==> try-zinc: inputs <==
==> flow/design.v (excerpt) <==
module  CONV(
  input                      clk,
  input                      reset,
  output logic               busy,	
  input                      ready,	
  output logic        [13:0] iaddr,
  input               [7:0]  idata,	
  output logic               ioe,
  output logic               wen_L0,
  output logic               oe_L0,
  output logic        [13:0] addr_L0,
  output logic        [11:0] w_data_L0,
  input               [11:0] r_data_L0,
  output logic               wen_L1,
  output logic               oe_L1,
  output logic        [11:0] addr_L1,
  output logic        [11:0] w_data_L1,
  input               [11:0] r_data_L1,
  output logic               oe_weight,
  output logic        [15:0] addr_weight,
  input  logic signed [7:0]  r_data_weight,
  output logic               wen_L2,
  output logic        [3:0]  addr_L2,
  output logic        [31:0] w_data_L2
  );
  assign oe_L0 = 1'b0;
  localparam INITIAL0 = 0;
  localparam READ0    = 1;
  localparam EXECUTE0 = 2;
  localparam WRITE0   = 3;
  localparam DONE0    = 4;
  localparam EXECUTE1 = 0;
  localparam IDLE10   = 1;
  localparam WRITE1   = 2;
  localparam IDLE11   = 3;
  localparam DONE1    = 4;
  localparam INITIAL2 = 0;
  localparam IDLE20   = 1;
  localparam IDLE21   = 2;
  localparam READ2    = 3;
  localparam IDLE22   = 4;
  localparam IDLE23   = 5;
  localparam IDLE24   = 6;
  localparam IDLE25   = 7;
  localparam WRITE2   = 8;
  reg  [2:0]  layer0_cs;
  reg  [2:0]  layer0_ns;
  reg  [2:0]  layer1_cs;
  reg  [2:0]  layer1_ns;
  reg  [3:0]  layer2_cs;
  reg  [3:0]  layer2_ns;
  reg  [7:0]  column0_cnt;
  reg  [7:0]  column1_cnt;
  reg  [7:0]  row0_cnt;
  reg  [12:0] AfterFilter [0:8];
  reg  [7:0]  weight; 
  reg  [11:0] flatten;
  wire read0_done;
  wire read2_done;
  wire execute0_done;
  wire execute1_done;
  wire write0_done;
  wire write1_done;
  wire sr1_en;
  wire sr2_en;
  wire idle;
  assign read0_done = (iaddr==14'd130);
  ...
clock: 9.58 ns
lec_check: 0
cap_margin: 30
cell_pad_in_sites_global_placement: 0
core_margin: 7
core_utilization: 18
cts_cluster_diameter: 73
gpl_timing_driven: 1
hold_slack_margin: -0.08
max_routing_layer: met4
setup_slack_margin: 2.18
slew_margin: 20
run.sh (not shown) runs the stock make flow with config.mk's settings and CLKGATE_MAP_FILE=.
==> inputs of try-quartz, as changes to try-zinc <==
- CAP_MARGIN: 30 -> 20
- CELL_PAD_IN_SITES_GLOBAL_PLACEMENT: 0 -> unset
- CORE_MARGIN: 7 -> 2
- CORE_UTILIZATION: 18 -> 72
- CTS_CLUSTER_DIAMETER: 73 -> unset
- GPL_TIMING_DRIVEN: 1 -> unset
- HOLD_SLACK_MARGIN: -0.08 -> unset
- MAX_ROUTING_LAYER: met4 -> unset
- PLACE_DENSITY_LB_ADDON: unset -> 0.2
- SETUP_SLACK_MARGIN: 2.18 -> 1.66
==> flow/constraint.sdc (replaced) <==
create_clock -name core_clock -period 8.8 [get_ports {clk}]
set_input_delay 1.7600 -clock core_clock [delete_from_list [all_inputs] [get_ports {clk}]]
set_output_delay 1.7600 -clock core_clock [all_outputs]
set_load 0.01 [all_outputs]
==> comparison table <==
Outcome: try-zinc finished clean; try-quartz finished clean
Switching power total: try-zinc 7591 uW; try-quartz 9035 uW
Internal Dissipation: try-zinc 28470 uW; try-quartz 30710 uW
Initial standard-cell utilization of the core: try-zinc 0.1809; try-quartz 0.7243
Share of the clock period used by the worst path after layout: try-zinc 0.7196; try-quartz 0.7638
Total length of routed met2 wires: try-zinc 72660 um; try-quartz 141600 um
Setup WS pre-CTS: try-zinc 2.450 ns; try-quartz 1.459 ns
Comb area share: try-zinc 0.07777; try-quartz 0.08342
Biggest cell delay along the critical path: try-zinc 0.63 ns; try-quartz 0.57 ns
Count of tool warnings: try-zinc 130; try-quartz 165
Placed wire-length estimate after detailed placement: try-zinc 95430 um; try-quartz 108900 um
Startpoint of the worst-slack reg-to-reg timing path: try-zinc weight[4]; try-quartz weight[1]
DR vias: try-zinc 50.64k; try-quartz 57.22k
Combinational logic power: try-zinc 1760 uW; try-quartz 2240 uW
Hold WS: try-zinc 0.3216 ns; try-quartz 0.3671 ns
Slowest stage cell on the critical path: try-zinc dfrtp_1; try-quartz fa_1
Worst setup path start: try-zinc weight[4]; try-quartz weight[1]
Seq area share: try-zinc 0.7433; try-quartz 0.7940
Area grow syn2layout: try-zinc 20.73%; try-quartz 13.03%
Final Instance Area: try-zinc 0.1579 mm^2; try-quartz 0.1478 mm^2
Storage cell area: try-zinc 0.1174 mm^2; try-quartz 0.1174 mm^2
Fillers: try-zinc 74.30k; try-quartz 7355
Pin count of the biggest net entering global routing: try-zinc 224; try-quartz 222
Layout Skew: try-zinc 0.1036 ns; try-quartz 0.09226 ns
Reg-to-reg setup timing slack: try-zinc 2.69 ns; try-quartz 2.08 ns
Fraction of power consumed by sequential logic: try-zinc 0.530; try-quartz 0.524

---

==> run H: inputs <==
CONV again, from the RTL that the note above started with.
## CONV
module  CONV(
  input                      clk,
  input                      reset,
  output logic               busy,	
  input                      ready,	
  output logic        [13:0] iaddr,
  input               [7:0]  idata,	
  output logic               ioe,
  output logic               wen_L0,
  output logic               oe_L0,
  output logic        [13:0] addr_L0,
  output logic        [11:0] w_data_L0,
  input               [11:0] r_data_L0,
  output logic               wen_L1,
  output logic               oe_L1,
  output logic        [11:0] addr_L1,
  output logic        [11:0] w_data_L1,
  input               [11:0] r_data_L1,
  output logic               oe_weight,
  output logic        [15:0] addr_weight,
  input  logic signed [7:0]  r_data_weight,
  output logic               wen_L2,
  output logic        [3:0]  addr_L2,
  output logic        [31:0] w_data_L2
  );
  assign oe_L0 = 1'b0;
  localparam INITIAL0 = 0;
  localparam READ0    = 1;
  localparam EXECUTE0 = 2;
  localparam WRITE0   = 3;
  localparam DONE0    = 4;
  localparam EXECUTE1 = 0;
  localparam IDLE10   = 1;
  localparam WRITE1   = 2;
  localparam IDLE11   = 3;
  localparam DONE1    = 4;
  localparam INITIAL2 = 0;
  localparam IDLE20   = 1;
  localparam IDLE21   = 2;
  localparam READ2    = 3;
  localparam IDLE22   = 4;
  localparam IDLE23   = 5;
  localparam IDLE24   = 6;
  localparam IDLE25   = 7;
  localparam WRITE2   = 8;
  reg  [2:0]  layer0_cs;
  reg  [2:0]  layer0_ns;
  reg  [2:0]  layer1_cs;
  reg  [2:0]  layer1_ns;
  reg  [3:0]  layer2_cs;
  reg  [3:0]  layer2_ns;
  reg  [7:0]  column0_cnt;
  reg  [7:0]  column1_cnt;
  reg  [7:0]  row0_cnt;
  reg  [12:0] AfterFilter [0:8];
  reg  [7:0]  weight; 
  reg  [11:0] flatten;
  wire read0_done;
  wire read2_done;
  ...
export LEC_CHECK = 0
export CAP_MARGIN = 25
export CORE_MARGIN = 2
export CORE_UTILIZATION = 59
export CTS_CLUSTER_SIZE = 93
export GPL_ROUTABILITY_DRIVEN = 1
export MIN_ROUTING_LAYER = met1
export PLACE_DENSITY_LB_ADDON = 0.18
export SETUP_SLACK_MARGIN = 2.17
export SLEW_MARGIN = 30
export TNS_END_PERCENT = 70
create_clock -name core_clock -period 8.6 [get_ports {clk}]
==> inputs of run A, as changes to run H <==
ABC_AREA = 0   (was not set)
CAP_MARGIN = 20   (was 25)
CELL_PAD_IN_SITES_DETAIL_PLACEMENT = 1   (was not set)
CORE_UTILIZATION = 44   (was 59)
CTS_CLUSTER_DIAMETER = 351   (was not set)
CTS_CLUSTER_SIZE = not set   (was 93)
MIN_ROUTING_LAYER = not set   (was met1)
PLACE_DENSITY_LB_ADDON = 0.1   (was 0.18)
SETUP_SLACK_MARGIN = not set   (was 2.17)
SLEW_MARGIN = 20   (was 30)
TNS_END_PERCENT = 30   (was 70)
==> flow/constraint.sdc (replaced) <==
create_clock -name core_clock -period 8.0 [get_ports {clk}]
set_input_delay 1.6000 -clock core_clock [delete_from_list [all_inputs] [get_ports {clk}]]
set_output_delay 1.6000 -clock core_clock [all_outputs]
set_load 0.01 [all_outputs]
==> flow.log <==
[report] implementation figures
[metrics] first-pass GRT wire length: 286000 um
[metrics] Reg-to-Reg End: fc[20]$_DFF_PP0_
[metrics] Die X-Extent: between 400 and 500 um
[metrics] run status: no timing/DRC/antenna violations
[metrics] placer's final routability congestion estimate: just under 0.8
[metrics] Worst Path Arrival: just under 7 ns
[metrics] global router's overall resource usage: 0.163
[metrics] logic depth of the worst path, buffers included: 26
[metrics] top routing layer in use: met5
(the above is from run H)
==> flow.log <==
[report] implementation figures
[metrics] Reg-to-Reg End: fc[19]$_DFF_PP0_
[metrics] logic depth of the worst path, buffers included: 24
[metrics] first-pass GRT wire length: about 320000 um
[metrics] run status: no timing/DRC/antenna violations
(the above is from run A)

---

==> inputs of job 2200 <==
Starting RTL as in the previous note.
==> flow/config.mk <==
export PLATFORM = sky130hd
export DESIGN_NAME = CONV
export DESIGN_NICKNAME = CONV
export VERILOG_FILES = /design/flow/design.v
export SDC_FILE = /design/flow/constraint.sdc
export NUM_CORES = 4
export LEC_CHECK = 0
export CAP_MARGIN = 20
export CORE_ASPECT_RATIO = 0.5
export CORE_MARGIN = 2
export CORE_UTILIZATION = 70
export SETUP_SLACK_MARGIN = 1.41
export SLEW_MARGIN = 20
==> flow/constraint.sdc <==
create_clock -name core_clock -period 5.49 [get_ports {clk}]
set_input_delay 1.0980 -clock core_clock [delete_from_list [all_inputs] [get_ports {clk}]]
set_output_delay 1.0980 -clock core_clock [all_outputs]
set_load 0.01 [all_outputs]
==> inputs of job 1104, as changes to job 2200 <==
==> flow/config.mk (replaced) <==
export PLATFORM = sky130hd
export DESIGN_NAME = CONV
export DESIGN_NICKNAME = CONV
export VERILOG_FILES = /design/flow/design.v
export SDC_FILE = /design/flow/constraint.sdc
export NUM_CORES = 4
export LEC_CHECK = 0
export CAP_MARGIN = 20
export CELL_PAD_IN_SITES_DETAIL_PLACEMENT = 2
export CELL_PAD_IN_SITES_GLOBAL_PLACEMENT = 1
export CORE_MARGIN = 2
export CORE_UTILIZATION = 69
export GPL_TIMING_DRIVEN = 1
export HOLD_SLACK_MARGIN = -0.01
export MIN_ROUTING_LAYER = met2
export PLACE_DENSITY = 0.87
export SLEW_MARGIN = 0
==> flow/constraint.sdc (replaced) <==
create_clock -name core_clock -period 4.73 [get_ports {clk}]
set_input_delay 0.9460 -clock core_clock [delete_from_list [all_inputs] [get_ports {clk}]]
set_output_delay 0.9460 -clock core_clock [all_outputs]
set_load 0.01 [all_outputs]
==> inputs of job 8525, as changes to job 2200 <==
--- a/flow/config.mk
+++ b/flow/config.mk
@@ -6,8 +6,7 @@
 export NUM_CORES = 4
 export LEC_CHECK = 0
 export CAP_MARGIN = 20
-export CORE_ASPECT_RATIO = 0.5
 export CORE_MARGIN = 2
-export CORE_UTILIZATION = 70
-export SETUP_SLACK_MARGIN = 1.41
+export CORE_UTILIZATION = 50
+export SETUP_SLACK_MARGIN = 2.07
 export SLEW_MARGIN = 20
==> flow/constraint.sdc (replaced) <==
create_clock -name core_clock -period 7.24 [get_ports {clk}]
set_input_delay 1.4480 -clock core_clock [delete_from_list [all_inputs] [get_ports {clk}]]
set_output_delay 1.4480 -clock core_clock [all_outputs]
set_load 0.01 [all_outputs]
==> inputs of job 9819, as changes to job 2200 <==
--- a/flow/config.mk
+++ b/flow/config.mk
@@ -6,8 +6,8 @@
 export NUM_CORES = 4
 export LEC_CHECK = 0
 export CAP_MARGIN = 20
-export CORE_ASPECT_RATIO = 0.5
 export CORE_MARGIN = 2
-export CORE_UTILIZATION = 70
-export SETUP_SLACK_MARGIN = 1.41
+export CORE_UTILIZATION = 72
+export CTS_CLUSTER_DIAMETER = 335
+export SETUP_SLACK_MARGIN = -0.4
 export SLEW_MARGIN = 20
==> flow/constraint.sdc (replaced) <==
create_clock -name core_clock -period 4.02 [get_ports {clk}]
set_input_delay 0.8040 -clock core_clock [delete_from_list [all_inputs] [get_ports {clk}]]
set_output_delay 0.8040 -clock core_clock [all_outputs]
set_load 0.01 [all_outputs]
==> ci_impl_report.md <==
### Metrics collected by this job

| Metric | Value |
|---|---|
| Status | `did not finish` |
| Exit stage | `detailed placement (3_5_place_dp)` |
| Error | `Error: detail_place.tcl, 38 bad optional access` |
| Rows | `159` |
| Die width | `439 um` |
| Fp_density | `slightly below 70%` |
| Core area | `188000 um2` |
| Port buffer count | `roughly 150` |
(the above is from job 1104)
==> ci_impl_report.md <==
### Metrics collected by this job

| Metric | Value |
|---|---|
| Status | `failed layout checks` |
| Blocking Checks | `setup timing` |
| Port buffer count | `between 150 and 200` |
| Register area | `117000 um2` |
| Met3 GRT Util | `between 4 and 5%` |
| Post-route setup slack | `-0.311 ns` |
| Worst Hold Endpoint | `sr1.sr[36][5]` |
| Tool warnings | `159` |
| Fp_density | `70.3%` |
| Core area | `between 150000 and 200000 um2` |
| Die width | `slightly above 600 um` |
| Setup-failing EPs final | `3` |
| Rows | `112` |
| WP depth | `25` |
(the above is from job 2200)
==> ci_impl_report.md <==
### Metrics collected by this job

| Metric | Value |
|---|---|
| Port buffer count | `151` |
| Status | `no timing/DRC/antenna violations` |
| Rows | `187` |
| Met3 GRT Util | `under 10%` |
| Core area | `around 260000 um2` |
| Pre-CTS WS | `0.509 ns` |
| Registers, synthesis | `around 4000` |
| Net Sw Power | `between 9 and 10 mW` |
| Tool warnings | `153` |
| Met2 Wirelength | `76700 um` |
(the above is from job 8525)
==> ci_impl_report.md <==
### Metrics collected by this job

| Metric | Value |
|---|---|
| Status | `failed layout checks` |
| Blocking Checks | `setup timing` |
| Fp_density | `72.4%` |
| Core area | `181000 um2` |
| Post-route setup slack | `-1.84 ns` |
| Setup-failing EPs final | `29` |
| Die width | `430 um` |
| Rows | `156` |
(the above is from job 9819)

---

==> v25 <==
Starting RTL as in the previous note.
==> flow/config.mk <==
export PLATFORM = sky130hd
export DESIGN_NAME = CONV
export DESIGN_NICKNAME = CONV
export VERILOG_FILES = /design/flow/design.v
export SDC_FILE = /design/flow/constraint.sdc
export NUM_CORES = 4
export LEC_CHECK = 0
export CAP_MARGIN = 20
export CORE_MARGIN = 2
export CORE_UTILIZATION = 59
export SLEW_MARGIN = 20
==> flow/constraint.sdc <==
create_clock -name core_clock -period 4.02 [get_ports {clk}]
set_input_delay 0.8040 -clock core_clock [delete_from_list [all_inputs] [get_ports {clk}]]
set_output_delay 0.8040 -clock core_clock [all_outputs]
set_load 0.01 [all_outputs]
==> v20 (differences from v25) <==
--- a/flow/config.mk
+++ b/flow/config.mk
@@ -7,5 +7,11 @@
 export LEC_CHECK = 0
+export ABC_AREA = 0
 export CAP_MARGIN = 20
+export CELL_PAD_IN_SITES_DETAIL_PLACEMENT = 2
 export CORE_MARGIN = 2
-export CORE_UTILIZATION = 59
-export SLEW_MARGIN = 20
+export CORE_UTILIZATION = 65
+export CTS_CLUSTER_DIAMETER = 354
+export GPL_ROUTABILITY_DRIVEN = 1
+export PLACE_DENSITY_LB_ADDON = 0.1
+export SLEW_MARGIN = 10
+export TNS_END_PERCENT = 30
==> flow/constraint.sdc (replaced) <==
create_clock -name core_clock -period 8.0 [get_ports {clk}]
set_input_delay 1.6000 -clock core_clock [delete_from_list [all_inputs] [get_ports {clk}]]
set_output_delay 1.6000 -clock core_clock [all_outputs]
set_load 0.01 [all_outputs]
==> CHANGELOG.md <==
## Implementation

- Worst setup EP type: flop
- Crit-path leading delay family: adder cells
- Crit share post-route: 1.458
- Tmin final: 5.863 ns
- Blocking Checks: setup timing
- Post-route setup TNS: -14.98 ns
- Final number of setup-violating endpoints: 14
- Logic area: 12810 µm²
- Setup ws final: -1.843 ns
- Hold slack: 0.2962 ns
- DRT iter0 DRCs: 4426
- Critical Path Start: weight[0]
- Slew Limit Fails: 0
- Wire length per cell: 19.28 µm
- Status: finished with violations
(the above is from v25)
==> CHANGELOG.md <==
### Physical design

- Top cells by count: edfxtp_1, dfrtp_1, inv_1
- Simple share: 0.02155
- Run Error: [ERROR DPL-0033] detailed placement checks failed during check placement.
- Die Y: 452.6 µm
- DIE WIDTH: 452.6 µm
- Gpl congestion: 0.8404
- Status: aborted with a tool error
- Area leader share: 0.8312
- Stop stage: 3_5_place_dp
- Yosys warns: 8
- Synth Flop Type: edfxtp_1
- YS chip area: 130800 µm²
- Cell Type Count: 79
- Core area: 199900 µm²
- Synth flops: 3966
- Count leader, synth: edfxtp_1
- Top non-seq family: adder cells
(the above is from v20)
Power is estimated from default activity; no workload was simulated.
